==> flow/design.v <==
`timescale 1ns/1ps
module dut #(
    parameter int DATAW = 16
)(
    input  wire                 clk,
    input  wire                 rst_n,
    input  wire                 in_valid,
    output wire                 in_ready,
    input  wire signed [DATAW-1:0] in_data,
    output reg                  out_valid,
    input  wire                 out_ready,
    output reg signed [2*DATAW-1:0] out_data
);
    assign in_ready = rst_n && (!out_valid || out_ready);
    always @(posedge clk or negedge rst_n) begin
        if (!rst_n) begin
            out_valid <= 1'b0;
            out_data  <= '0;
        end else begin
            if (in_valid && in_ready) begin
                out_data  <= in_data * in_data;  
                out_valid <= 1'b1;
            end else if (out_valid && out_ready) begin
                out_valid <= 1'b0;
            end
        end
    end
endmodule
==> flow/run.sh <==
#!/bin/bash
# the make line also repeats each setting of config.mk as NAME=value (left out here)
make -C /OpenROAD-flow-scripts/flow DESIGN_CONFIG=/design/flow/config.mk WORK_HOME=/design/flow/orfs CLKGATE_MAP_FILE= finish
==> flow/config.mk <==
export PLATFORM = sky130hd
export DESIGN_NAME = dut
export DESIGN_NICKNAME = dut
export VERILOG_FILES = /design/flow/design.v
export SDC_FILE = /design/flow/constraint.sdc
export NUM_CORES = 4
export LEC_CHECK = 0
export ABC_AREA = 1
export CAP_MARGIN = 35
export CELL_PAD_IN_SITES_DETAIL_PLACEMENT = 0
export CORE_ASPECT_RATIO = 1.36
export CORE_MARGIN = 10
export CORE_UTILIZATION = 61
export CTS_CLUSTER_DIAMETER = 392
export GPL_ROUTABILITY_DRIVEN = 1
export GPL_TIMING_DRIVEN = 0
export MAX_ROUTING_LAYER = met4
export PLACE_DENSITY = 0.92
export SETUP_SLACK_MARGIN = 0.76
export SLEW_MARGIN = 10
export TNS_END_PERCENT = 45
==> flow/constraint.sdc <==
create_clock -name core_clock -period 12.4 [get_ports {clk}]
set_input_delay 2.4800 -clock core_clock [delete_from_list [all_inputs] [get_ports {clk}]]
set_output_delay 2.4800 -clock core_clock [all_outputs]
set_load 0.01 [all_outputs]
==> impl_metrics.yaml, run 1 <==
# physical design summary
critical_path:
  r2r-end: "out_data[20]$_DFFE_PN0P_"
  crit_path_end_kind: "flop"
  critPathKind: "in2reg"
  start_kind: "input pin"
  r2r_cells: 7
  r2r_start: "out_valid$_DFFE_PN0P_"
  crit_path_frequent_cell: "nand2_1"
  path_buffers: 8
  cp_top_family: "adder cells"
  worstSetupStartpoint: "in_data[6]"
  worstPathRequired_ns: 12.57
  path_depth: 25
  rrSetupSlack_ns: 10.94
  crit_path_max_fanout: 10
  crit_end: "out_data[28]$_DFFE_PN0P_"
  critPathArrivalTime_ns: 9.21
  crit_path_top_delay_cell: "fa_1"
  worst_path_largest_cell_delay_ns: 0.78
grt:
  antenna_found_initial: 0
  grt_pass1_wl_um: 48600
  grt_max_degree: 34
  grt_pass1_vias: 10500
  grt_use_total_pct: 26.2
  gr-total-overflow: 0
status:
  status: "complete, no violations"
clock_tree:
  clock-sinks: 32
  cts.clk_slew.worst_paths_ns: 0.05
  hold_buffers: 0
  cts_tree: "done"
  post_cts_resized: 0
  cts_buffers: 5
  h-tree-depth: 2
  cts_buffer_depth: 2
  cts_root_buf: "clkbuf_16"
  cts_setup_buffers: 0
  clk-insertion-delay-late_ns: 0.28
synth:
  syn-instance-count: 1419
  ys_warn_count: 1
  netlist_top_cells_count: "433 x inv_1, 350 x nand2_1, 233 x fa_1, 89 x ha_1, 50 x nand3_1"
  yosys_cells: 1419
  compound_area_share_pct: 3.12
  top_cell_area_share_pct: 42.3
  ys_sh_simple_pct: 18.8
  top_logic_kind: "adder cells"
  area_leaders: "fa_1 42%, inv_1 15%, nand2_1 12%"
  edf_count: 0
  top_cell: "inv_1"
  xor_share_pct: 1.90
  ys_ff: 32
  synth.distinct_cells: 34
  flop_cell: "dfrtp_1"
  async_reset_ff_share_pct: 100
  top_area_cell: "fa_1"
  ys_chip_area_um2: 11000
  postSynthSeqShare_pct: 7.26
  synth_area_per_cell_um2: 7.78
  adder_share_pct: 52.4
  synth_area_um2: 11000
  synth.net_count: 1761
  mux_area_share_pct: 0
floorplan:
  fp-utilization_pct: 61.9
  coreArea_um2: 17800
  die_y_um: 177
  rows: 57
  dieArea_um2: 23900
  io_pins: 54
  die_w_um: 135
timing:
  timing.final.crit_period_ns: 9.04
  tightest_slew_ns: 0.757
  finalMaxSlewViolations: 0
  finalSetupViolCount: 0
  finalHoldViolCount: 0
  fmax_mhz: 111
  slew_headroom_pct: 49.5
  period_used_pct: 72.9
  clock_skew_ns: 0.00394
  fin_tns_setup_ns: 0
  rsz0062_at_grt: "no"
  holdWs_ns: 0.477
place:
  dp_hpwl_um: 24800
  routabilityCongestion: 0.995
  post_dp_cell_area_um2: 11800
  portBuffers: 44
final_layout:
  nets: 1812
  area_growth_syn_to_layout_pct: 7.97
  fillers: 1403
  stdcell_area_um2: 11900
routing:
  drt_wl_total_um: 28900
  wl_per_cell_um: 16.9
  vias: 9238
  ant_nets: 0
  drtPass1Iterations: 6
  antenna_cells: 0
  vias_per_cell: 5.41
  drt_iter0_drc: 663
  remaining_drc_errors: 0
min_path:
  whs_path_depth: 2
  min_to: "out_data[16]$_DFFE_PN0P_"
  hp-start: "out_data[16]$_DFFE_PN0P_"
  min_path_type: "reg2reg"
flow_run:
  cap_violations: 0
  warnings: 29
==> final cells by class <==
type,instances,area [um^2],area share [%]
multi-input cells,903,8410,70.6
inverters,444,1670,14.0
flip-flops and latches,32,801,6.72
repair buffers,44,435,3.65
well taps,236,295,2.48
plain buffers,40,161,1.35
clock buffers,6,139,1.17
clock inverters,2,10.0,0.0840
==> through the flow <==
stage | util [%] | std cells | worst slack (ns)
final | 66.8 | 1707 | 3.36
after detailed placement | 66.0 | 1699 | 3.14
after global routing | 66.8 | 1707 | 2.97
after CTS | 66.8 | 1707 | 3.42
after global placement | 66.0 | 1699 | 3.23
after floorplan | - | 1419 | 4.54
==> routing by layer <==
| metal | up-vias | global-route usage (%) | part of all wire, % |
|---|---|---|---|
| met1 | 4454 | 26.1 | 33 |
| met3 | 198 | 2.67 | 5.1 |
| met5 | - | - | 0 |
| met4 | 0 | 17.0 | 7.7 |
| li1 | 4153 | - | - |
| met2 | 433 | 47.3 | 54 |
==> run 2, diff against run 1 <==
- ABC_AREA: 1 -> unset
- CAP_MARGIN: 35 -> 20
- CELL_PAD_IN_SITES_DETAIL_PLACEMENT: 0 -> unset
- CORE_ASPECT_RATIO: 1.36 -> unset
- CORE_MARGIN: 10 -> 2
- CORE_UTILIZATION: 61 -> 72
- CTS_CLUSTER_DIAMETER: 392 -> unset
- GPL_ROUTABILITY_DRIVEN: 1 -> unset
- GPL_TIMING_DRIVEN: 0 -> unset
- MAX_ROUTING_LAYER: met4 -> unset
- PLACE_DENSITY: 0.92 -> 0.76
- SETUP_SLACK_MARGIN: 0.76 -> -0.44
- SLEW_MARGIN: 10 -> 20
- TNS_END_PERCENT: 45 -> 5
- clock period: 12.4 -> 5.81 ns (I/O delays scaled with it)
==> run 2 against run 1 <==
Die area shrank 36%. The run now fails in global routing (5_1_grt). Synthesized cell count fell by 20%. Synthesized area is 6.8% lower.
==> impl_metrics.yaml, run 2 <==
# yosys + openroad results
clock_tree:
  h-tree-depth: 2
  cts_root_buf: "clkbuf_16"
  clock-sinks: 32
  hold_buffers: 0
  cts_buffers: 5
  cts_buffer_depth: 2
synth:
  async_reset_ff_share_pct: 100
  netlist_top_cells_count: "329 x inv_1, 233 x fa_1, 125 x nand2_1, 89 x ha_1, 43 x and2_1"
  ys_chip_area_um2: 10300
  top_area_cell: "fa_1"
  synth_area_per_cell_um2: 9.04
  adder_share_pct: 56.2
  yosys_cells: 1138
  synth.distinct_cells: 56
  flop_cell: "dfrtp_1"
  ys_sh_simple_pct: 11.0
  ys_warn_count: 1
  synth.net_count: 1480
  xor_share_pct: 3.49
  ys_ff: 32
  syn-instance-count: 1138
  synth_area_um2: 10300
  mux_area_share_pct: 0.0973
  top_cell_area_share_pct: 45.3
  top_cell: "inv_1"
  area_leaders: "fa_1 45%, inv_1 12%, ha_1 11%"
  compound_area_share_pct: 7.97
  top_logic_kind: "adder cells"
  postSynthSeqShare_pct: 7.78
  edf_count: 0
status:
  status: "stopped before the end"
  tool.error: "[ERROR GRT-0232] Routing congestion too high. Check the congestion heatmap in the GUI."
  haltStage: "global routing (5_1_grt)"
floorplan:
  coreArea_um2: 13900
  fp-utilization_pct: 73.8
  die_y_um: 124
  dieArea_um2: 15300
  rows: 43
  die_w_um: 124
  io_pins: 54
place:
  placed_cells: 1534
  dp_worst_setup_slack_ns: -1.36
  dp_hpwl_um: 24800
  portBuffers: 52
  routabilityCongestion: 0.907
  post_dp_cell_area_um2: 12500
grt:
  gr-total-overflow: 212
  grt_use_total_pct: 82.2
==> run 2: timing repair <==
action	in CTS
resized	155
buffers inserted	19
pin swaps	53
cloned	2
endpoints found under the setup margin	20
==> run 2: through the flow <==
stage / TNS, ns / hold slack, ns
after floorplan: -5.03 / 0.514
after global placement: -20.45 / 0.457
after detailed placement: -24.31 / 0.470
after CTS: -6.78 / 0.489
==> run 2: metal layers <==
layer	overflow	GRT usage [%]
met5	0	32.3
met4	90	89.8
met3	1	68.8
met2	119	99.1
met1	2	77.1
==> run 3, diff against run 2 <==
- CELL_PAD_IN_SITES_DETAIL_PLACEMENT: unset -> 2
- CORE_UTILIZATION: 72 -> 52
- CTS_CLUSTER_DIAMETER: unset -> 319
- GPL_ROUTABILITY_DRIVEN: unset -> 1
- MAX_ROUTING_LAYER: unset -> met5
- PLACE_DENSITY: 0.76 -> unset
- PLACE_DENSITY_LB_ADDON: unset -> 0.08
- SETUP_SLACK_MARGIN: -0.44 -> unset
- TNS_END_PERCENT: 5 -> 55
- clock period: 5.81 -> 13.0 ns (I/O delays scaled with it)
==> run 3 against run 2 <==
Die area increased by 37%. Synthesized cell count unchanged. Synthesized area unchanged. The run fails in detailed placement (3_5_place_dp).
==> impl_metrics.yaml, run 3 <==
# yosys + openroad results
floorplan:
  rows: 51
  dieArea_um2: 20900
  die_w_um: 145
  die_y_um: 145
  io_pins: 54
  fp-utilization_pct: 52.9
  coreArea_um2: 19500
place:
  routabilityCongestion: 0.879
  portBuffers: 52
synth:
  xor_share_pct: 3.49
  syn-instance-count: 1138
  top_area_cell: "fa_1"
  top_cell_area_share_pct: 45.3
  ys_chip_area_um2: 10300
  edf_count: 0
  adder_share_pct: 56.2
  synth.net_count: 1480
  synth.distinct_cells: 56
  area_leaders: "fa_1 45%, inv_1 12%, ha_1 11%"
  netlist_top_cells_count: "329 x inv_1, 233 x fa_1, 125 x nand2_1, 89 x ha_1, 43 x and2_1"
  ys_warn_count: 1
  ys_ff: 32
  async_reset_ff_share_pct: 100
  synth_area_um2: 10300
  ys_sh_simple_pct: 11.0
  flop_cell: "dfrtp_1"
  yosys_cells: 1138
  compound_area_share_pct: 7.97
  synth_area_per_cell_um2: 9.04
  top_logic_kind: "adder cells"
  mux_area_share_pct: 0.0973
  postSynthSeqShare_pct: 7.78
  top_cell: "inv_1"
status:
  tool.error: "[ERROR DPL-0033] detailed placement checks failed during check placement."
  status: "stopped before the end"
  haltStage: "detailed placement (3_5_place_dp)"
## run 3: stage by stage
step              instances  worst slack [ns]  cell area [um^2]
floorplan              1138              4.67             10300
global placement       1423              3.31             11000
==> run 4, diff against run 3 <==
- CELL_PAD_IN_SITES_DETAIL_PLACEMENT: 2 -> unset
- CORE_UTILIZATION: 52 -> 72
- CTS_CLUSTER_DIAMETER: 319 -> unset
- GPL_ROUTABILITY_DRIVEN: 1 -> unset
- MAX_ROUTING_LAYER: met5 -> unset
- PLACE_DENSITY_LB_ADDON: 0.08 -> 0.26
- SETUP_SLACK_MARGIN: unset -> 1.12
- TNS_END_PERCENT: 55 -> 5
- clock period: 13.0 -> 7.14 ns (I/O delays scaled with it)
==> run 4 against run 3 <==
Now fails the layout checks on setup timing. Synthesized cell count unchanged. Synthesized area unchanged. Die area is 27% lower.
==> impl_metrics.yaml, run 4 <==
# physical design summary
status:
  status: "finished with violations"
  violations: "setup timing"
critical_path:
  crit_end: "out_data[31]$_DFFE_PN0P_"
  rrSetupSlack_ns: 5.28
  path_depth: 21
  r2r_start: "out_valid$_DFFE_PN0P_"
  crit_path_max_fanout: 6
  r2r_cells: 6
  path_buffers: 5
  crit_path_end_kind: "flop"
  worst_path_largest_cell_delay_ns: 0.73
  worstPathRequired_ns: 7.31
  critPathArrivalTime_ns: 7.53
  worstSetupStartpoint: "in_data[2]"
  cp_top_family: "adder cells"
  start_kind: "input pin"
  path_cells: "buf_2 -> buf_6 -> buf_4 -> nand2_1 -> fa_1 -> inv_1 -> ha_1 -> a21oi_1 -> fa_1 -> fa_1 -> inv_1 -> fa_2 -> fa_2 -> ha_4 -> nand4_1 -> nor2_1 -> o211a_1 -> or2_1 -> nand4_1 -> and4_1 -> o31ai_1"
  critPathKind: "in2reg"
  crit_path_top_delay_cell: "fa_1"
  r2r-end: "out_data[20]$_DFFE_PN0P_"
  crit_path_frequent_cell: "fa_1"
place:
  routabilityCongestion: 0.980
  portBuffers: 52
  dp_hpwl_um: 22700
  post_dp_cell_area_um2: 11900
  placed_cells: 1447
floorplan:
  dieArea_um2: 15300
  coreArea_um2: 13900
  io_pins: 54
  die_y_um: 124
  die_w_um: 124
  fp-utilization_pct: 73.8
  rows: 43
synth:
  synth.distinct_cells: 56
  flop_cell: "dfrtp_1"
  top_cell_area_share_pct: 45.3
  ys_warn_count: 1
  compound_area_share_pct: 7.97
  ys_chip_area_um2: 10300
  area_leaders: "fa_1 45%, inv_1 12%, ha_1 11%"
  postSynthSeqShare_pct: 7.78
  synth_area_um2: 10300
  netlist_top_cells_count: "329 x inv_1, 233 x fa_1, 125 x nand2_1, 89 x ha_1, 43 x and2_1"
  ys_ff: 32
  top_logic_kind: "adder cells"
  syn-instance-count: 1138
  edf_count: 0
  async_reset_ff_share_pct: 100
  top_cell: "inv_1"
  top_area_cell: "fa_1"
  adder_share_pct: 56.2
  synth.net_count: 1480
  mux_area_share_pct: 0.0973
  ys_sh_simple_pct: 11.0
  yosys_cells: 1138
  xor_share_pct: 3.49
  synth_area_per_cell_um2: 9.04
final_layout:
  post-route-util_pct: 93.9
  area_growth_syn_to_layout_pct: 27.2
  stdcell_area_um2: 13100
  nets: 1659
  final_cells: 1498
timing:
  fmax_mhz: 136
  fin_tns_setup_ns: -0.531
  period_used_pct: 103
  rsz0062_at_grt: "yes"
  holdWs_ns: 0.489
  clock_skew_ns: 0.00199
  tightest_slew_ns: 0.588
  slew_headroom_pct: 60.8
  finalMaxSlewViolations: 0
  worst_slack_ns: -0.218
  timing.final.crit_period_ns: 7.36
  finalHoldViolCount: 0
  finalSetupViolCount: 7
routing:
  drt_wl_total_um: 41800
  drt_iter0_drc: 1671
  antenna_cells: 0
  vias_per_cell: 6.97
  wl_per_cell_um: 27.9
  ant_nets: 0
  remaining_drc_errors: 0
  vias: 10400
  drtPass1Iterations: 15
min_path:
  whs_path_depth: 2
  min_path_type: "reg2reg"
  hp-start: "out_data[29]$_DFFE_PN0P_"
  min_to: "out_data[29]$_DFFE_PN0P_"
clock_tree:
  cts_root_buf: "clkbuf_16"
  cts.clk_slew.worst_paths_ns: 0.06
  cts_tree: "done"
  clk-insertion-delay-late_ns: 0.29
  clock-sinks: 32
  h-tree-depth: 2
  hold_buffers: 0
  cts_buffers: 5
  cts_buffer_depth: 2
grt:
  grt_use_total_pct: 46.3
  grt_max_degree: 57
  gr-total-overflow: 0
  grt_pass1_vias: 10600
  antenna_found_initial: 2
  grt_pass1_wl_um: 52200
flow_run:
  cap_violations: 0
  warnings: 33
[run 4: layer usage]
layer,routed length [um],track usage [%]
met5,32,0
met4,6290,36.0
met1,11500,47.4
met3,5260,13.2
met2,18700,79.3
[run 4: timing repair]
item | in CTS | in global routing
buffers inserted | 33 | 9
resized | 173 | 61
cloned | 1 | 0
setup endpoints to repair | 23 | 23
pin swaps | 64 | 50
[run 4: per-stage QoR]
step                      setup WS, ns
after detailed placement        -0.221
final                           -0.218
after global routing            -0.441
after CTS                        0.633
after global placement         -0.0712
after floorplan                  0.674
[run 4: final cells by class]
type / count / area [um^2]
clock buffer: 5 / 125
clock inverter: 3 / 42.5
fill: 404 / 850
inverter: 329 / 1260
multi-input combinational: 740 / 8820
sequential: 32 / 801
tap: 180 / 225
timing repair buffer: 209 / 1820
==> run 5, diff against run 4 <==
- ABC_AREA: unset -> 0
- CAP_MARGIN: 20 -> 35
- CELL_PAD_IN_SITES_DETAIL_PLACEMENT: unset -> 0
- CORE_ASPECT_RATIO: unset -> 1.41
- CORE_UTILIZATION: 72 -> 68
- CTS_CLUSTER_DIAMETER: unset -> 28
- GPL_ROUTABILITY_DRIVEN: unset -> 1
- GPL_TIMING_DRIVEN: unset -> 1
- PLACE_DENSITY_LB_ADDON: 0.26 -> 0.27
- SETUP_SLACK_MARGIN: 1.12 -> 0.76
- SLEW_MARGIN: 20 -> 10
- TNS_END_PERCENT: 5 -> 45
- clock period: 7.14 -> 6.88 ns (I/O delays scaled with it)
==> run 5 against run 4 <==
The flow now stops in global routing (5_1_grt). Die area is 5.8% higher. Synthesized area unchanged. Synthesized cell count stayed put.
==> impl_metrics.yaml, run 5 <==
# yosys + openroad results
status:
  status: "stopped before the end"
  haltStage: "global routing (5_1_grt)"
  tool.error: "[ERROR GRT-0116] Global routing finished with congestion. Check the congestion regions in the DRC Viewer."
clock_tree:
  cts_root_buf: "clkbuf_16"
  cts_buffer_depth: 2
  clock-sinks: 32
  cts_buffers: 5
  h-tree-depth: 2
place:
  portBuffers: 52
  dp_hpwl_um: 24000
  dp_worst_setup_slack_ns: -0.397
  placed_cells: 1514
  routabilityCongestion: 0.970
synth:
  flop_cell: "dfrtp_1"
  edf_count: 0
  top_cell: "inv_1"
  xor_share_pct: 3.49
  synth_area_um2: 10300
  top_cell_area_share_pct: 45.3
  ys_ff: 32
  syn-instance-count: 1138
  ys_chip_area_um2: 10300
  top_logic_kind: "adder cells"
  area_leaders: "fa_1 45%, inv_1 12%, ha_1 11%"
  ys_warn_count: 1
  ys_sh_simple_pct: 11.0
  postSynthSeqShare_pct: 7.78
  synth.distinct_cells: 56
  synth.net_count: 1480
  mux_area_share_pct: 0.0973
  compound_area_share_pct: 7.97
  yosys_cells: 1138
  async_reset_ff_share_pct: 100
  top_area_cell: "fa_1"
  netlist_top_cells_count: "329 x inv_1, 233 x fa_1, 125 x nand2_1, 89 x ha_1, 43 x and2_1"
  adder_share_pct: 56.2
  synth_area_per_cell_um2: 9.04
floorplan:
  die_y_um: 150
  fp-utilization_pct: 69.3
  coreArea_um2: 14900
  io_pins: 54
  die_w_um: 108
  rows: 53
  dieArea_um2: 16100
grt:
  grt_use_total_pct: 61.1
  gr-total-overflow: 14
run 5: metrics by stage:
step                      hold slack (ns)  cell area (um^2)
after detailed placement            0.467             12400
after CTS                           0.480             13800
after floorplan                     0.514             10700
after global placement              0.463             12400
run 5: layer usage:
metal  overflow  global-route usage (%)
met1          0                    58.8
met5          0                       0
met3          0                    31.9
met4         10                    68.3
met2          4                    87.0
run 5: timing repair:
action / in CTS
pin swaps: 128
resized: 233
gates cloned: 4
hold buffers: 0
setup endpoints to repair: 22
setup buffers: 59
==> run 6, diff against run 5 <==
- ABC_AREA: 0 -> unset
- CAP_MARGIN: 35 -> 20
- CELL_PAD_IN_SITES_DETAIL_PLACEMENT: 0 -> unset
- CORE_ASPECT_RATIO: 1.41 -> unset
- CTS_CLUSTER_DIAMETER: 28 -> 335
- CTS_CLUSTER_SIZE: unset -> 97
- GPL_ROUTABILITY_DRIVEN: 1 -> unset
- GPL_TIMING_DRIVEN: 1 -> unset
- PLACE_DENSITY: unset -> 0.6
- PLACE_DENSITY_LB_ADDON: 0.27 -> unset
- SETUP_SLACK_MARGIN: 0.76 -> 1.92
- SLEW_MARGIN: 10 -> 20
- TNS_END_PERCENT: 45 -> unset
- clock period: 6.88 -> 6.47 ns (I/O delays scaled with it)
==> run 6 against run 5 <==
The flow stops in clock tree synthesis (4_1_cts). Synthesized area did not move. Synthesized cell count did not move. Die area barely moved.
==> impl_metrics.yaml, run 6 <==
# yosys + openroad results
status:
  status: "stopped before the end"
  haltStage: "clock tree synthesis (4_1_cts)"
  tool.error: "[ERROR DPL-0033] detailed placement checks failed during check placement."
synth:
  synth.distinct_cells: 56
  compound_area_share_pct: 7.97
  edf_count: 0
  top_cell_area_share_pct: 45.3
  xor_share_pct: 3.49
  postSynthSeqShare_pct: 7.78
  synth.net_count: 1480
  ys_ff: 32
  ys_sh_simple_pct: 11.0
  area_leaders: "fa_1 45%, inv_1 12%, ha_1 11%"
  ys_chip_area_um2: 10300
  syn-instance-count: 1138
  synth_area_um2: 10300
  mux_area_share_pct: 0.0973
  ys_warn_count: 1
  flop_cell: "dfrtp_1"
  top_cell: "inv_1"
  netlist_top_cells_count: "329 x inv_1, 233 x fa_1, 125 x nand2_1, 89 x ha_1, 43 x and2_1"
  synth_area_per_cell_um2: 9.04
  adder_share_pct: 56.2
  async_reset_ff_share_pct: 100
  top_logic_kind: "adder cells"
  yosys_cells: 1138
  top_area_cell: "fa_1"
floorplan:
  die_y_um: 127
  dieArea_um2: 16100
  coreArea_um2: 14600
  fp-utilization_pct: 70.2
  rows: 44
  io_pins: 54
  die_w_um: 127
place:
  portBuffers: 52
  dp_hpwl_um: 22700
  routabilityCongestion: 0.898
[run 6: metrics by stage]
step | cells | cell area [um^2] | setup slack, ns | TNS, ns
floorplan | 1138 | 10900 | 0.148 | 0
global placement | 1533 | 12900 | -0.717 | -9.22
detailed placement | 1533 | 12900 | -0.841 | -12.08
==> run 7, diff against run 6 <==
- CORE_UTILIZATION: 68 -> 65
- CTS_CLUSTER_DIAMETER: 335 -> unset
- CTS_CLUSTER_SIZE: 97 -> unset
- PLACE_DENSITY: 0.6 -> unset
- SETUP_SLACK_MARGIN: 1.92 -> 0.02
- clock period: 6.47 -> 5.93 ns (I/O delays scaled with it)
==> run 7 against run 6 <==
Now fails the layout checks on setup timing. Synthesized cell count unchanged. Synthesized area unchanged. Die area up 4.5%.
==> impl_metrics.yaml, run 7 <==
# physical design summary
status:
  status: "finished with violations"
  violations: "setup timing"
routing:
  drtPass1Iterations: 6
  antenna_cells: 0
  vias: 10700
  ant_nets: 0
  drt_wl_total_um: 44500
  wl_per_cell_um: 27.1
  drt_iter0_drc: 1358
  vias_per_cell: 6.48
  remaining_drc_errors: 0
min_path:
  whs_path_depth: 2
  min_to: "out_data[10]$_DFFE_PN0P_"
  hp-start: "out_data[10]$_DFFE_PN0P_"
  min_path_type: "reg2reg"
grt:
  antenna_found_initial: 0
  grt_pass1_vias: 10400
  grt_use_total_pct: 39.7
  grt_max_degree: 57
  gr-total-overflow: 0
  grt_pass1_wl_um: 50400
synth:
  mux_area_share_pct: 0.0973
  adder_share_pct: 56.2
  netlist_top_cells_count: "329 x inv_1, 233 x fa_1, 125 x nand2_1, 89 x ha_1, 43 x and2_1"
  ys_warn_count: 1
  yosys_cells: 1138
  synth_area_um2: 10300
  xor_share_pct: 3.49
  flop_cell: "dfrtp_1"
  postSynthSeqShare_pct: 7.78
  ys_chip_area_um2: 10300
  area_leaders: "fa_1 45%, inv_1 12%, ha_1 11%"
  ys_sh_simple_pct: 11.0
  top_logic_kind: "adder cells"
  top_cell: "inv_1"
  edf_count: 0
  syn-instance-count: 1138
  synth.net_count: 1480
  top_area_cell: "fa_1"
  synth_area_per_cell_um2: 9.04
  ys_ff: 32
  async_reset_ff_share_pct: 100
  synth.distinct_cells: 56
  compound_area_share_pct: 7.97
  top_cell_area_share_pct: 45.3
clock_tree:
  h-tree-depth: 2
  cts_buffer_depth: 2
  cts_root_buf: "clkbuf_16"
  hold_buffers: 0
  cts_tree: "done"
  clk-insertion-delay-late_ns: 0.29
  clock-sinks: 32
  cts.clk_slew.worst_paths_ns: 0.05
  cts_buffers: 5
final_layout:
  fillers: 382
  final-seq-area_um2: 801
  area_growth_syn_to_layout_pct: 42.0
  nets: 1775
  comb_area_um2: 9160
  post-route-util_pct: 95.4
  final_cells: 1645
critical_path:
  crit_path_top_delay_cell: "nor4_2"
  start_kind: "input pin"
  r2r-end: "out_data[20]$_DFFE_PN0P_"
  worstSetupStartpoint: "in_data[10]"
  rrSetupSlack_ns: 3.78
  crit_path_end_kind: "flop"
  path_cells: "buf_4 -> buf_12 -> clkinvlp_4 -> nor2_4 -> fa_2 -> buf_4 -> fa_1 -> inv_1 -> fa_1 -> inv_1 -> fa_1 -> fa_1 -> fa_1 -> ha_4 -> nand4_1 -> buf_4 -> nor4_2 -> a311oi_2 -> xor2_1 -> o21ai_1"
  path_depth: 20
  crit_path_frequent_cell: "fa_1"
  crit_end: "out_data[30]$_DFFE_PN0P_"
  path_buffers: 7
  cp_top_family: "adder cells"
  critPathArrivalTime_ns: 7.07
  r2r_cells: 5
  crit_path_max_fanout: 6
  r2r_start: "out_valid$_DFFE_PN0P_"
  worst_path_largest_cell_delay_ns: 0.59
  critPathKind: "in2reg"
  worstPathRequired_ns: 6.06
place:
  routabilityCongestion: 0.883
  placed_cells: 1556
  dp_hpwl_um: 21800
  portBuffers: 52
floorplan:
  rows: 45
  io_pins: 54
  coreArea_um2: 15300
  die_y_um: 130
  dieArea_um2: 16800
  die_w_um: 130
  fp-utilization_pct: 67.2
timing:
  finalMaxSlewViolations: 0
  slew_headroom_pct: 35.4
  finalHoldViolCount: 0
  rsz0062_at_grt: "yes"
  tightest_slew_ns: 0.966
  finalSetupViolCount: 21
  worst_slack_ns: -1.02
  holdWs_ns: 0.483
  fmax_mhz: 144
  period_used_pct: 117
  timing.final.crit_period_ns: 6.95
  fin_tns_setup_ns: -12.32
  clock_skew_ns: 0.00333
flow_run:
  warnings: 34
  cap_violations: 0
[run 7: through the flow]
stage	area, um^2	setup slack, ns
2_1_floorplan	10700	-0.284
3_3_place_gp	12800	-1.00
3_5_place_dp	12800	-1.11
4_1_cts	13900	-0.359
5_1_grt	14600	-1.61
6_report	14600	-1.02
[run 7: timing repair]
item	4_1_cts	5_1_grt
hold endpoints to repair	0	0
gates cloned	6	0
endpoints found under the setup margin	22	20
resized	197	110
setup buffers	42	34
pin swaps	102	120
[run 7: final cells by class]
type | instances | share of cell area, %
clock buffer | 6 | 0.950
clock inverter | 2 | 0.0685
inverter | 329 | 8.49
multi-input combinational | 740 | 62.7
sequential | 32 | 5.48
tap | 211 | 1.81
timing repair buffer | 325 | 20.5
[run 7: per-layer routing]
metal | up-vias | wire [um] | global-route usage (%)
met5 | - | 0 | 0
met4 | 0 | 6150 | 22.5
met3 | 580 | 5040 | 7.91
met2 | 1097 | 20600 | 73.2
met1 | 5019 | 12800 | 42.4
li1 | 3957 | - | -
==> run 8, diff against run 7 <==
- ABC_AREA: unset -> 1
- CORE_UTILIZATION: 65 -> 72
- CTS_CLUSTER_DIAMETER: unset -> 204
- PLACE_DENSITY_LB_ADDON: unset -> 0.27
- SETUP_SLACK_MARGIN: 0.02 -> unset
- clock period: 5.93 -> 7.43 ns (I/O delays scaled with it)
==> run 8 against run 7 <==
Critical endpoint is now out_data[29]$_DFFE_PN0P_. Cell count up 1.5%. Non-clock buffer count down 230. Register-to-register slack better by 1.5 ns. Synthesized cell count up 25%. Final area down 17%. Now clean on timing, DRC and antenna. Flip-flop count unchanged. Clock-buffer cell count up 1. Critical path type unchanged. First-iteration DRC count down 48%. Routed wire length down 41%.
==> impl_metrics.yaml, run 8 <==
# physical design summary
clock_tree:
  cts_buffer_depth: 2
  cts_root_buf: "clkbuf_16"
  hold_buffers: 0
  cts_tree: "done"
  cts.clk_slew.worst_paths_ns: 0.05
  h-tree-depth: 2
  clock-sinks: 32
  cts_setup_buffers: 0
  clk-insertion-delay-late_ns: 0.29
  cts_buffers: 5
  post_cts_resized: 0
timing:
  period_used_pct: 95.3
  tightest_slew_ns: 0.557
  finalMaxSlewViolations: 0
  slew_headroom_pct: 62.6
  rsz0062_at_grt: "no"
  worst_slack_ns: 0.347
  timing.final.crit_period_ns: 7.08
  clock_skew_ns: 0.00767
  finalHoldViolCount: 0
  fmax_mhz: 141
  holdWs_ns: 0.478
  finalSetupViolCount: 0
synth:
  ys_chip_area_um2: 11000
  flop_cell: "dfrtp_1"
  postSynthSeqShare_pct: 7.26
  top_cell_area_share_pct: 42.3
  ys_warn_count: 1
  synth.net_count: 1761
  ys_sh_simple_pct: 18.8
  netlist_top_cells_count: "433 x inv_1, 350 x nand2_1, 233 x fa_1, 89 x ha_1, 50 x nand3_1"
  synth.distinct_cells: 34
  area_leaders: "fa_1 42%, inv_1 15%, nand2_1 12%"
  syn-instance-count: 1419
  compound_area_share_pct: 3.12
  mux_area_share_pct: 0
  top_area_cell: "fa_1"
  synth_area_um2: 11000
  top_logic_kind: "adder cells"
  edf_count: 0
  xor_share_pct: 1.90
  adder_share_pct: 52.4
  synth_area_per_cell_um2: 7.78
  top_cell: "inv_1"
  ys_ff: 32
  yosys_cells: 1419
  async_reset_ff_share_pct: 100
routing:
  drtPass1Iterations: 5
  drt_wl_total_um: 26300
  vias_per_cell: 5.40
  vias: 9013
  antenna_cells: 0
  remaining_drc_errors: 0
  ant_nets: 0
  drt_iter0_drc: 707
  wl_per_cell_um: 15.8
floorplan:
  rows: 45
  io_pins: 54
  coreArea_um2: 15100
  fp-utilization_pct: 73.1
  dieArea_um2: 16300
  die_y_um: 128
  die_w_um: 128
critical_path:
  worst_path_largest_cell_delay_ns: 0.73
  start_kind: "input pin"
  path_cells: "clkdlybuf4s50_1 -> buf_4 -> nand2_1 -> fa_1 -> inv_1 -> fa_1 -> fa_1 -> fa_1 -> fa_1 -> inv_1 -> fa_1 -> inv_1 -> ha_1 -> nand2_2 -> nor2_1 -> nand2_1 -> nor3_1 -> nand2_1 -> nand3b_1 -> nand2_1 -> nand3_1 -> nand2_1"
  critPathKind: "in2reg"
  crit_path_max_fanout: 9
  worstSetupStartpoint: "in_data[14]"
  critPathArrivalTime_ns: 7.25
  cp_top_family: "adder cells"
  r2r_cells: 7
  path_buffers: 5
  crit_end: "out_data[29]$_DFFE_PN0P_"
  crit_path_top_delay_cell: "clkdlybuf4s50_1"
  rrSetupSlack_ns: 5.32
  r2r-end: "out_data[29]$_DFFE_PN0P_"
  crit_path_end_kind: "flop"
  r2r_start: "out_valid$_DFFE_PN0P_"
  path_depth: 22
  crit_path_frequent_cell: "fa_1"
  worstPathRequired_ns: 7.59
final_layout:
  area_growth_syn_to_layout_pct: 10.4
  nets: 1823
  stdcell_area_um2: 12200
  fillers: 996
flow_run:
  warnings: 29
  cap_violations: 0
place:
  dp_worst_setup_slack_ns: -0.195
  dp_hpwl_um: 22800
  routabilityCongestion: 1.01
  post_dp_cell_area_um2: 12000
  portBuffers: 52
grt:
  grt_pass1_vias: 9840
  grt_max_degree: 48
  gr-total-overflow: 0
  grt_pass1_wl_um: 45200
  grt_use_total_pct: 35.2
  antenna_found_initial: 0
min_path:
  whs_path_depth: 2
  min_path_type: "reg2reg"
  hp-start: "out_data[27]$_DFFE_PN0P_"
  min_to: "out_data[27]$_DFFE_PN0P_"
status:
  status: "complete, no violations"
-- run 8: cell type report --
| class | count | area, um^2 | share of cell area (%) |
|---|---|---|---|
| Clock buffer | 7 | 153 | 1.25 |
| Clock inverter | 1 | 30.0 | 0.246 |
| Inverter | 444 | 1670 | 13.7 |
| Multi-Input combinational cell | 903 | 8410 | 69.0 |
| Sequential cell | 32 | 801 | 6.57 |
| Tap cell | 188 | 235 | 1.93 |
| Timing Repair Buffer | 95 | 893 | 7.33 |
-- run 8: layer usage --
layer / vias to the layer above / share of wire [%] / routed length (um) / global-route usage (%)
met5: - / 0 / 0 / 0
li1: 4166 / - / - / -
met3: 89 / 6.3 / 1660 / 4.97
met2: 349 / 52 / 13800 / 64.6
met4: 0 / 3.5 / 911 / 11.0
met1: 4409 / 38 / 9980 / 43.4
-- run 8: stage by stage --
step	utilization [%]	setup TNS (ns)	std cells
2_1_floorplan	-	0	1419
3_3_place_gp	79.5	-0.0582	1662
3_5_place_dp	79.5	-0.195	1662
4_1_cts	80.7	0	1670
5_1_grt	80.8	0	1670
6_report	80.8	0	1670
==> run 9, diff against run 8 <==
- ABC_AREA: 1 -> unset
- CORE_UTILIZATION: 72 -> 70
- CTS_CLUSTER_DIAMETER: 204 -> unset
- PLACE_DENSITY_LB_ADDON: 0.27 -> unset
- SETUP_SLACK_MARGIN: unset -> 1.24
- TNS_END_PERCENT: unset -> 50
- clock period: 7.43 -> 4.1 ns (I/O delays scaled with it)
==> run 9 against run 8 <==
The flow now stops in clock tree synthesis (4_1_cts). Synthesized area fell by 6.8%. Die area down 4.0%. Synthesized cell count down 20%.
==> impl_metrics.yaml, run 9 <==
# yosys + openroad results
place:
  placed_cells: 1536
  routabilityCongestion: 0.920
  dp_hpwl_um: 24100
  portBuffers: 52
  dp_worst_setup_slack_ns: -2.74
floorplan:
  die_y_um: 125
  die_w_um: 125
  fp-utilization_pct: 71.3
  dieArea_um2: 15700
  io_pins: 54
  rows: 44
  coreArea_um2: 14400
status:
  tool.error: "[ERROR DPL-0038] Utilization greater than 100%, impossible to legalize"
  haltStage: "clock tree synthesis (4_1_cts)"
  status: "stopped before the end"
synth:
  ys_sh_simple_pct: 11.0
  synth.net_count: 1480
  ys_chip_area_um2: 10300
  async_reset_ff_share_pct: 100
  syn-instance-count: 1138
  top_logic_kind: "adder cells"
  xor_share_pct: 3.49
  top_area_cell: "fa_1"
  ys_ff: 32
  compound_area_share_pct: 7.97
  postSynthSeqShare_pct: 7.78
  synth_area_per_cell_um2: 9.04
  flop_cell: "dfrtp_1"
  netlist_top_cells_count: "329 x inv_1, 233 x fa_1, 125 x nand2_1, 89 x ha_1, 43 x and2_1"
  ys_warn_count: 1
  edf_count: 0
  adder_share_pct: 56.2
  area_leaders: "fa_1 45%, inv_1 12%, ha_1 11%"
  synth_area_um2: 10300
  mux_area_share_pct: 0.0973
  top_cell: "inv_1"
  top_cell_area_share_pct: 45.3
  synth.distinct_cells: 56
  yosys_cells: 1138
==> run 9: metrics by stage <==
stage	area [um^2]	TNS (ns)
detailed placement	12800	-61.15
global placement	12800	-58.12
floorplan	10700	-32.78
==> run 10, diff against run 9 <==
- CELL_PAD_IN_SITES_GLOBAL_PLACEMENT: unset -> 1
- CORE_ASPECT_RATIO: unset -> 0.56
- CORE_MARGIN: 2 -> 6
- CORE_UTILIZATION: 70 -> 19
- CTS_CLUSTER_DIAMETER: unset -> 87
- GPL_ROUTABILITY_DRIVEN: unset -> 0
- GPL_TIMING_DRIVEN: unset -> 1
- MIN_ROUTING_LAYER: unset -> met2
- SETUP_SLACK_MARGIN: 1.24 -> unset
- SLEW_MARGIN: 20 -> 5
- TNS_END_PERCENT: 50 -> unset
- clock period: 4.1 -> 7.5 ns (I/O delays scaled with it)
==> run 10 against run 9 <==
The run now finishes clean. Die area increased to 3.8 times the previous value. Synthesized area unchanged. Synthesized cell count unchanged.
==> impl_metrics.yaml, run 10 <==
# physical design summary
min_path:
  min_to: "out_data[29]$_DFFE_PN0P_"
  whs_path_depth: 2
  min_path_type: "reg2reg"
  hp-start: "out_data[29]$_DFFE_PN0P_"
grt:
  grt_pass1_wl_um: 51300
  met3_usage_pct: 30.2
  gr-total-overflow: 0
  antenna_found_initial: 3
  top_usage_layer: "met3"
  met1_usage_pct: 0
  grt_max_degree: 57
  grt_use_total_pct: 16.6
  grt_pass1_vias: 14300
  grtUsageMet2_pct: 14.2
critical_path:
  crit_end: "out_data[30]$_DFFE_PN0P_"
  worstSetupStartpoint: "in_data[3]"
  r2r_start: "out_valid$_DFFE_PN0P_"
  path_cells: "clkdlybuf4s50_1 -> inv_1 -> buf_4 -> nor2_2 -> ha_1 -> xor2_2 -> fa_1 -> fa_1 -> inv_1 -> fa_1 -> fa_1 -> inv_1 -> fa_1 -> inv_1 -> ha_4 -> buf_4 -> nand2_1 -> o21ai_0 -> a21oi_2 -> buf_4 -> nor4_2 -> a311oi_2 -> xor2_1 -> o21ai_1"
  worst_path_largest_cell_delay_ns: 0.58
  cp_top_family: "adder cells"
  crit_path_max_fanout: 4
  critPathKind: "in2reg"
  path_depth: 24
  start_kind: "input pin"
  path_buffers: 8
  crit_path_frequent_cell: "fa_1"
  crit_path_top_delay_cell: "fa_1"
  rrSetupSlack_ns: 5.39
  crit_path_end_kind: "flop"
  r2r_cells: 5
  r2r-end: "out_data[20]$_DFFE_PN0P_"
  critPathArrivalTime_ns: 7.48
  worstPathRequired_ns: 7.63
clock_tree:
  h-tree-depth: 2
  clock-sinks: 32
  clk-insertion-delay-late_ns: 0.28
  cts_buffers: 5
  cts_root_buf: "clkbuf_16"
  cts.clk_slew.worst_paths_ns: 0.06
  hold_buffers: 0
  cts_buffer_depth: 2
  cts_tree: "done"
place:
  dp_hpwl_um: 26800
  post_dp_cell_area_um2: 12500
  placed_cells: 1987
  portBuffers: 52
floorplan:
  coreArea_um2: 53200
  rows: 63
  dieArea_um2: 60100
  fp-utilization_pct: 19.3
  die_y_um: 186
  die_w_um: 323
  io_pins: 54
synth:
  xor_share_pct: 3.49
  synth.distinct_cells: 56
  netlist_top_cells_count: "329 x inv_1, 233 x fa_1, 125 x nand2_1, 89 x ha_1, 43 x and2_1"
  top_logic_kind: "adder cells"
  flop_cell: "dfrtp_1"
  postSynthSeqShare_pct: 7.78
  async_reset_ff_share_pct: 100
  synth_area_per_cell_um2: 9.04
  ys_ff: 32
  top_cell: "inv_1"
  mux_area_share_pct: 0.0973
  ys_sh_simple_pct: 11.0
  top_cell_area_share_pct: 45.3
  syn-instance-count: 1138
  yosys_cells: 1138
  top_area_cell: "fa_1"
  ys_chip_area_um2: 10300
  synth.net_count: 1480
  compound_area_share_pct: 7.97
  edf_count: 0
  adder_share_pct: 56.2
  ys_warn_count: 1
  synth_area_um2: 10300
  area_leaders: "fa_1 45%, inv_1 12%, ha_1 11%"
routing:
  drt_wl_total_um: 33000
  drt_iter0_drc: 1023
  wl_per_cell_um: 16.3
  vias: 11000
  remaining_drc_errors: 0
  drtPass1Iterations: 6
  vias_per_cell: 5.46
  ant_nets: 0
timing:
  finalSetupViolCount: 0
  tightest_slew_ns: 0.968
  clock_skew_ns: 0.00495
  fmax_mhz: 136
  finalHoldViolCount: 0
  finalMaxSlewViolations: 0
  period_used_pct: 98.0
  timing.final.crit_period_ns: 7.35
  holdWs_ns: 0.487
  fin_tns_setup_ns: 0
  slew_headroom_pct: 35.2
flow_run:
  cap_violations: 0
  warnings: 29
final_layout:
  nets: 1628
  final_cells: 2020
  area_growth_syn_to_layout_pct: 26.8
  stdcell_area_um2: 13000
status:
  status: "complete, no violations"
-- run 10: cell type report --
type                    instances  area (um^2)
well taps                     715          895
fillers                      5741        40200
clock buffers                   8          146
flip-flops and latches         32          801
multi-input cells             740         8350
inverters                     329         1230
repair buffers                178         1580
diodes                         18         45.0
-- run 10: metal layers --
| layer | share of wire [%] | vias to the layer above |
|---|---|---|
| met3 | 54 | 155 |
| li1 | - | 3660 |
| met1 | 0 | 4192 |
| met2 | 41 | 3002 |
| met5 | 2.0 | - |
| met4 | 2.7 | 28 |
-- run 10: timing repair --
item                       in CTS  in global routing
resized                         0                 65
setup endpoints to repair       0                 19
setup buffers                   0                  7
-- run 10: per-stage QoR --
step	utilization (%)	setup slack (ns)
global route	24.5	-0.0513
detailed placement	23.5	-0.207
finish	24.5	0.149
floorplan	-	0.271
global placement	23.5	-0.135
CTS	23.8	0.0210
==> run 11, diff against run 10 <==
- CELL_PAD_IN_SITES_GLOBAL_PLACEMENT: 1 -> unset
- CORE_ASPECT_RATIO: 0.56 -> unset
- CORE_MARGIN: 6 -> 2
- CORE_UTILIZATION: 19 -> 57
- CTS_CLUSTER_DIAMETER: 87 -> unset
- GPL_ROUTABILITY_DRIVEN: 0 -> unset
- GPL_TIMING_DRIVEN: 1 -> unset
- MIN_ROUTING_LAYER: met2 -> unset
- PLACE_DENSITY: unset -> 0.6
- SETUP_SLACK_MARGIN: unset -> -0.48
- SLEW_MARGIN: 5 -> 40
- clock period: 7.5 -> 6.19 ns (I/O delays scaled with it)
==> run 11 against run 10 <==
The layout now fails its checks (setup timing). Clock skew rose by 0.00088 ns. Worst setup slack lost 0.46 ns. Core utilization up 48 points. First-iteration DRC count shrank 77%. Via count shrank 28%. Critical path type unchanged. Largest cell class unchanged.
==> impl_metrics.yaml, run 11 <==
# physical design summary
grt:
  grt_use_total_pct: 26.6
  grt_pass1_wl_um: 41000
  grt_max_degree: 57
  grt_pass1_vias: 8785
  gr-total-overflow: 0
  antenna_found_initial: 0
final_layout:
  area_growth_syn_to_layout_pct: 25.1
  nets: 1707
  final_cells: 1595
routing:
  drtPass1Iterations: 4
  wl_met3_um: 503
  vias: 7903
  dr.max_layer_used: "met4"
  remaining_drc_errors: 0
  vias_per_cell: 4.95
  drt_iter0_drc: 235
  drt_wl_total_um: 23900
  antenna_cells: 0
  wl_per_cell_um: 15.0
  routedLengthMet1_um: 9830
  ant_nets: 0
  met2_length_um: 13100
synth:
  top_cell: "inv_1"
  ys_warn_count: 1
  ys_ff: 32
  area_leaders: "fa_1 45%, inv_1 12%, ha_1 11%"
  postSynthSeqShare_pct: 7.78
  compound_area_share_pct: 7.97
  top_area_cell: "fa_1"
  top_logic_kind: "adder cells"
  ys_chip_area_um2: 10300
  synth_area_um2: 10300
  synth.distinct_cells: 56
  async_reset_ff_share_pct: 100
  top_cell_area_share_pct: 45.3
  ys_sh_simple_pct: 11.0
  yosys_cells: 1138
  netlist_top_cells_count: "329 x inv_1, 233 x fa_1, 125 x nand2_1, 89 x ha_1, 43 x and2_1"
  synth.net_count: 1480
  syn-instance-count: 1138
  mux_area_share_pct: 0.0973
  edf_count: 0
  xor_share_pct: 3.49
  synth_area_per_cell_um2: 9.04
  flop_cell: "dfrtp_1"
  adder_share_pct: 56.2
place:
  routabilityCongestion: 0.894
  dp_worst_setup_slack_ns: -0.969
  placed_cells: 1590
  portBuffers: 52
  dp_hpwl_um: 21200
clock_tree:
  cts_buffers: 5
  hold_buffers: 0
  cts_buffer_depth: 2
  cts_tree: "done"
  h-tree-depth: 2
  cts.clk_slew.worst_paths_ns: 0.05
  clock-sinks: 32
  clk-insertion-delay-late_ns: 0.28
  cts_root_buf: "clkbuf_16"
critical_path:
  worst_path_largest_cell_delay_ns: 0.54
  crit_path_frequent_cell: "fa_1"
  crit_path_end_kind: "flop"
  critPathKind: "in2reg"
  r2r_cells: 5
  crit_path_top_delay_cell: "fa_1"
  r2r_start: "out_valid$_DFFE_PN0P_"
  start_kind: "input pin"
  path_cells: "dlygate4sd2_1 -> buf_4 -> and2_1 -> fa_1 -> inv_1 -> fa_1 -> fa_1 -> inv_1 -> fa_1 -> fa_1 -> inv_1 -> fa_1 -> inv_1 -> ha_1 -> buf_4 -> nand2_1 -> o21ai_1 -> a21oi_2 -> nor4_2 -> a311oi_2 -> xor2_1 -> o21ai_1"
  critPathArrivalTime_ns: 6.65
  worstPathRequired_ns: 6.34
  rrSetupSlack_ns: 4.45
  path_depth: 22
  crit_path_max_fanout: 4
  r2r-end: "out_data[20]$_DFFE_PN0P_"
  cp_top_family: "adder cells"
  path_buffers: 7
  worstSetupStartpoint: "in_data[2]"
  crit_end: "out_data[30]$_DFFE_PN0P_"
min_path:
  hp-start: "out_data[9]$_DFFE_PN0P_"
  min_path_type: "reg2reg"
  min_to: "out_data[9]$_DFFE_PN0P_"
  whs_path_depth: 2
floorplan:
  fp-utilization_pct: 57.7
  dieArea_um2: 19100
  rows: 49
  die_y_um: 138
  die_w_um: 138
  coreArea_um2: 17800
  io_pins: 54
timing:
  finalHoldViolCount: 0
  period_used_pct: 105
  slew_headroom_pct: 63.6
  timing.final.crit_period_ns: 6.50
  fmax_mhz: 154
  rsz0062_at_grt: "yes"
  finalMaxSlewViolations: 0
  clock_skew_ns: 0.00583
  worst_slack_ns: -0.310
  tightest_slew_ns: 0.546
  fin_tns_setup_ns: -3.51
  finalSetupViolCount: 18
flow_run:
  warnings: 31
  cap_violations: 0
status:
  violations: "setup timing"
  status: "finished with violations"
[run 11: layout make-up]
type	count	area, um^2
clock buffer	6	139
tap	229	287
fill	1464	4970
timing repair buffer	257	2050
multi-input combinational	740	8350
sequential	32	801
clock inverter	2	10.0
inverter	329	1230
[run 11: what timing repair did]
action / 4_1_cts / 5_1_grt
cloned: 0 / 0
setup endpoints to repair: 15 / 17
setup buffers: 3 / 2
pin swaps: 19 / 12
gates resized: 48 / 50
[run 11: per-stage QoR]
stage | utilization, % | hold slack [ns] | instance area, um^2
floorplan | - | 0.514 | 10300
global placement | 70.6 | 0.460 | 12600
detailed placement | 70.6 | 0.467 | 12600
CTS | 71.8 | 0.484 | 12800
global route | 72.2 | 0.504 | 12900
finish | 72.2 | 0.477 | 12900
[run 11: layer usage]
| layer | vias to the layer above | GRT usage [%] |
|---|---|---|
| met1 | 3940 | 34.1 |
| met4 | 0 | 5.64 |
| li1 | 3832 | - |
| met2 | 97 | 49.2 |
| met5 | - | 0 |
| met3 | 34 | 2.53 |
==> run 12, diff against run 11 <==
- CORE_UTILIZATION: 57 -> 19
- SETUP_SLACK_MARGIN: -0.48 -> unset
- SLEW_MARGIN: 40 -> 20
- clock period: 6.19 -> 8.91 ns (I/O delays scaled with it)
==> run 12 against run 11 <==
The run now finishes clean. Critical path type unchanged. Via count shrank 5.6%. Register-to-register slack gained 2.7 ns. Worst hold slack gained 0.0014 ns. Routed wire length grew 0.90%. Critical endpoint is now out_data[26]$_DFFE_PN0P_. Global-route usage shrank 18 points. Worst setup slack gained 1.2 ns. Final area shrank 7.9%.
==> impl_metrics.yaml, run 12 <==
# physical design summary
status:
  status: "complete, no violations"
clock_tree:
  cts_buffer_depth: 2
  clock-sinks: 32
  h-tree-depth: 2
  cts_root_buf: "clkbuf_16"
  cts_buffers: 5
  cts.clk_slew.worst_paths_ns: 0.06
  cts_setup_buffers: 0
  hold_buffers: 0
  clk-insertion-delay-late_ns: 0.28
  post_cts_resized: 0
  cts_tree: "done"
synth:
  ys_ff: 32
  compound_area_share_pct: 7.97
  ys_chip_area_um2: 10300
  yosys_cells: 1138
  synth_area_um2: 10300
  synth.distinct_cells: 56
  ys_warn_count: 1
  xor_share_pct: 3.49
  netlist_top_cells_count: "329 x inv_1, 233 x fa_1, 125 x nand2_1, 89 x ha_1, 43 x and2_1"
  top_cell: "inv_1"
  top_logic_kind: "adder cells"
  synth.net_count: 1480
  top_cell_area_share_pct: 45.3
  flop_cell: "dfrtp_1"
  top_area_cell: "fa_1"
  edf_count: 0
  async_reset_ff_share_pct: 100
  syn-instance-count: 1138
  synth_area_per_cell_um2: 9.04
  area_leaders: "fa_1 45%, inv_1 12%, ha_1 11%"
  postSynthSeqShare_pct: 7.78
  ys_sh_simple_pct: 11.0
  adder_share_pct: 56.2
  mux_area_share_pct: 0.0973
critical_path:
  critPathArrivalTime_ns: 8.18
  r2r_start: "out_valid$_DFFE_PN0P_"
  path_depth: 23
  cp_top_family: "adder cells"
  crit_path_top_delay_cell: "clkdlybuf4s50_1"
  r2r-end: "out_data[20]$_DFFE_PN0P_"
  path_buffers: 8
  crit_path_max_fanout: 13
  path_cells: "clkdlybuf4s50_1 -> buf_4 -> and2_1 -> inv_1 -> fa_1 -> inv_1 -> fa_1 -> inv_1 -> fa_1 -> inv_1 -> fa_1 -> fa_1 -> inv_1 -> fa_1 -> inv_1 -> ha_1 -> a21oi_1 -> o21ai_0 -> a21oi_1 -> nor3_1 -> a211oi_1 -> xor2_1 -> o21ai_1"
  r2r_cells: 6
  rrSetupSlack_ns: 7.18
  worst_path_largest_cell_delay_ns: 0.90
  crit_path_end_kind: "flop"
  start_kind: "input pin"
  worstPathRequired_ns: 9.05
  crit_end: "out_data[26]$_DFFE_PN0P_"
  critPathKind: "in2reg"
  worstSetupStartpoint: "in_data[5]"
place:
  dp_hpwl_um: 21300
  portBuffers: 52
  routabilityCongestion: 0.842
grt:
  grt_use_total_pct: 9.02
  grt_pass1_vias: 8267
  antenna_found_initial: 0
  gr-total-overflow: 0
  grt_max_degree: 57
  grt_pass1_wl_um: 41000
timing:
  fin_tns_setup_ns: 0
  timing.final.crit_period_ns: 8.04
  finalSetupViolCount: 0
  finalHoldViolCount: 0
  slew_headroom_pct: 42.4
  fmax_mhz: 124
  clock_skew_ns: 0.00456
  rsz0062_at_grt: "no"
  tightest_slew_ns: 0.864
  period_used_pct: 90.2
  finalMaxSlewViolations: 0
final_layout:
  final-seq-area_um2: 801
  nets: 1521
  area_growth_syn_to_layout_pct: 15.2
  fillers: 5855
  post-route-util_pct: 22.1
  comb_area_um2: 8110
min_path:
  min_path_type: "reg2reg"
  min_to: "out_data[23]$_DFFE_PN0P_"
  hp-start: "out_data[23]$_DFFE_PN0P_"
  whs_path_depth: 2
floorplan:
  io_pins: 54
  fp-utilization_pct: 19.2
  die_w_um: 237
  die_y_um: 237
  rows: 85
  dieArea_um2: 56000
  coreArea_um2: 53700
routing:
  vias_per_cell: 3.98
  remaining_drc_errors: 0
  wl_per_cell_um: 12.9
  ant_nets: 0
  drt_wl_total_um: 24200
  antenna_cells: 0
  drt_iter0_drc: 356
  drtPass1Iterations: 5
  vias: 7459
flow_run:
  warnings: 29
  cap_violations: 0
==> run 12: area by class of cell <==
cell class	instances	share of cell area, %
clock buffer	7	1.29
clock inverter	1	0.253
inverter	329	10.4
multi-input combinational	740	68.4
sequential	32	6.76
tap	696	7.35
timing repair buffer	71	5.55
==> run 12: layer usage <==
layer	vias to the layer above	part of all wire, %	GRT usage, %
met5	-	0	0
met4	0	0.98	1.27
met3	16	4.0	1.12
met2	144	53	16.4
met1	3848	42	11.7
li1	3451	-	-
==> run 12: metrics by stage <==
step / cell area [um^2] / worst slack, ns / hold WS (ns) / instances
2_1_floorplan: 10300 / 1.40 / 0.514 / 1138
3_3_place_gp: 11700 / 0.654 / 0.467 / 1868
3_5_place_dp: 11700 / 0.612 / 0.468 / 1868
4_1_cts: 11900 / 0.893 / 0.483 / 1876
5_1_grt: 11900 / 0.517 / 0.506 / 1876
6_report: 11900 / 0.871 / 0.479 / 1876
==> run 13, diff against run 12 <==
- CORE_UTILIZATION: 19 -> 64
- CTS_CLUSTER_DIAMETER: unset -> 189
- CTS_CLUSTER_SIZE: unset -> 96
- clock period: 8.91 -> 6.43 ns (I/O delays scaled with it)
==> run 13 against run 12 <==
Now fails the layout checks on setup timing. Final area rose by 16%. Die area fell by 69%. Worst hold slack got worse by 0.0090 ns. First-iteration DRC count rose by 59%. Flip-flop count did not move. Non-clock buffer count rose by 206. Critical path depth rose by 1. Cell count fell by 15%. Synthesized area did not move. Clock-buffer cell count did not move. Worst setup slack got worse by 0.95 ns. Critical endpoint is now out_data[23]$_DFFE_PN0P_. Highest routed layer unchanged.
==> impl_metrics.yaml, run 13 <==
# physical design summary
status:
  status: "finished with violations"
  violations: "setup timing"
timing:
  finalHoldViolCount: 0
  rsz0062_at_grt: "yes"
  timing.final.crit_period_ns: 6.51
  finalSetupViolCount: 5
  tightest_slew_ns: 0.881
  period_used_pct: 101
  worst_slack_ns: -0.0802
  fin_tns_setup_ns: -0.253
  finalMaxSlewViolations: 0
  clock_skew_ns: 0.00267
  slew_headroom_pct: 41.1
  fmax_mhz: 154
flow_run:
  warnings: 34
  cap_violations: 0
final_layout:
  stdcell_area_um2: 13700
  nets: 1727
  area_growth_syn_to_layout_pct: 33.1
  post-route-util_pct: 86.8
place:
  post_dp_cell_area_um2: 12400
  routabilityCongestion: 0.920
  portBuffers: 52
  dp_hpwl_um: 20900
  dp_worst_setup_slack_ns: -0.736
synth:
  ys_ff: 32
  postSynthSeqShare_pct: 7.78
  syn-instance-count: 1138
  yosys_cells: 1138
  area_leaders: "fa_1 45%, inv_1 12%, ha_1 11%"
  top_area_cell: "fa_1"
  synth.net_count: 1480
  netlist_top_cells_count: "329 x inv_1, 233 x fa_1, 125 x nand2_1, 89 x ha_1, 43 x and2_1"
  adder_share_pct: 56.2
  top_cell_area_share_pct: 45.3
  ys_sh_simple_pct: 11.0
  synth.distinct_cells: 56
  synth_area_per_cell_um2: 9.04
  top_cell: "inv_1"
  flop_cell: "dfrtp_1"
  edf_count: 0
  compound_area_share_pct: 7.97
  async_reset_ff_share_pct: 100
  ys_chip_area_um2: 10300
  mux_area_share_pct: 0.0973
  synth_area_um2: 10300
  ys_warn_count: 1
  xor_share_pct: 3.49
  top_logic_kind: "adder cells"
clock_tree:
  cts.clk_slew.worst_paths_ns: 0.05
  cts_buffer_depth: 2
  clk-insertion-delay-late_ns: 0.28
  h-tree-depth: 2
  clock-sinks: 32
  cts_buffers: 5
  hold_buffers: 0
  cts_tree: "done"
  cts_root_buf: "clkbuf_16"
floorplan:
  fp-utilization_pct: 65.2
  die_y_um: 131
  die_w_um: 131
  rows: 46
  coreArea_um2: 15800
  dieArea_um2: 17100
  io_pins: 54
critical_path:
  r2r_cells: 5
  crit_path_max_fanout: 7
  path_buffers: 8
  worst_path_largest_cell_delay_ns: 0.56
  crit_path_frequent_cell: "fa_1"
  crit_end: "out_data[23]$_DFFE_PN0P_"
  path_cells: "dlygate4sd2_1 -> buf_6 -> buf_6 -> nand2_4 -> xnor2_1 -> ha_1 -> inv_2 -> fa_1 -> inv_1 -> fa_1 -> fa_1 -> fa_1 -> inv_1 -> fa_1 -> inv_2 -> ha_4 -> buf_6 -> nand2_4 -> nor2_2 -> o211a_1 -> o21bai_1 -> a31oi_2 -> a311oi_2 -> o31ai_1"
  start_kind: "input pin"
  critPathKind: "in2reg"
  path_depth: 24
  r2r-end: "out_data[20]$_DFFE_PN0P_"
  cp_top_family: "adder cells"
  worstPathRequired_ns: 6.60
  critPathArrivalTime_ns: 6.68
  r2r_start: "out_valid$_DFFE_PN0P_"
  crit_path_top_delay_cell: "fa_1"
  crit_path_end_kind: "flop"
  rrSetupSlack_ns: 4.48
  worstSetupStartpoint: "in_data[14]"
min_path:
  whs_path_depth: 2
  min_path_type: "reg2reg"
  hp-start: "out_data[4]$_DFFE_PN0P_"
  min_to: "out_data[4]$_DFFE_PN0P_"
routing:
  ant_nets: 0
  drt_iter0_drc: 567
  antenna_cells: 0
  drt_wl_total_um: 28800
  remaining_drc_errors: 0
  vias_per_cell: 5.42
  wl_per_cell_um: 18.0
  drtPass1Iterations: 5
  vias: 8679
grt:
  grt_use_total_pct: 32.5
  grt_pass1_wl_um: 42500
  antenna_found_initial: 0
  gr-total-overflow: 0
  grt_pass1_vias: 9126
  grt_max_degree: 57
[run 13: area by class of cell]
class | count | area, um^2
inverters | 329 | 1240
repair buffers | 277 | 2450
well taps | 216 | 270
multi-input cells | 740 | 8750
flip-flops and latches | 32 | 801
clock buffers | 7 | 153
clock inverters | 1 | 30.0
fillers | 848 | 2080
[run 13: repair_timing]
item | 4_1_cts | 5_1_grt
pin swaps | 67 | 61
gates resized | 145 | 107
buffers inserted | 33 | 11
hold endpoints to repair | 0 | 0
cloned | 2 | 1
setup endpoints to repair | 20 | 18
[run 13: metrics by stage]
stage | cells | hold WS (ns)
2_1_floorplan | 1138 | 0.514
3_3_place_gp | 1551 | 0.458
3_5_place_dp | 1551 | 0.462
4_1_cts | 1593 | 0.475
5_1_grt | 1602 | 0.507
6_report | 1602 | 0.470
[run 13: per-layer routing]
layer / GRT usage, % / wire length [um] / up-vias / share of wire (%)
li1: - / - / 3866 / -
met1: 38.5 / 10400 / 4401 / 36
met2: 60.4 / 15600 / 302 / 54
met3: 4.15 / 1290 / 110 / 4.5
met4: 12.2 / 1460 / 0 / 5.1
met5: 0 / 0 / - / 0
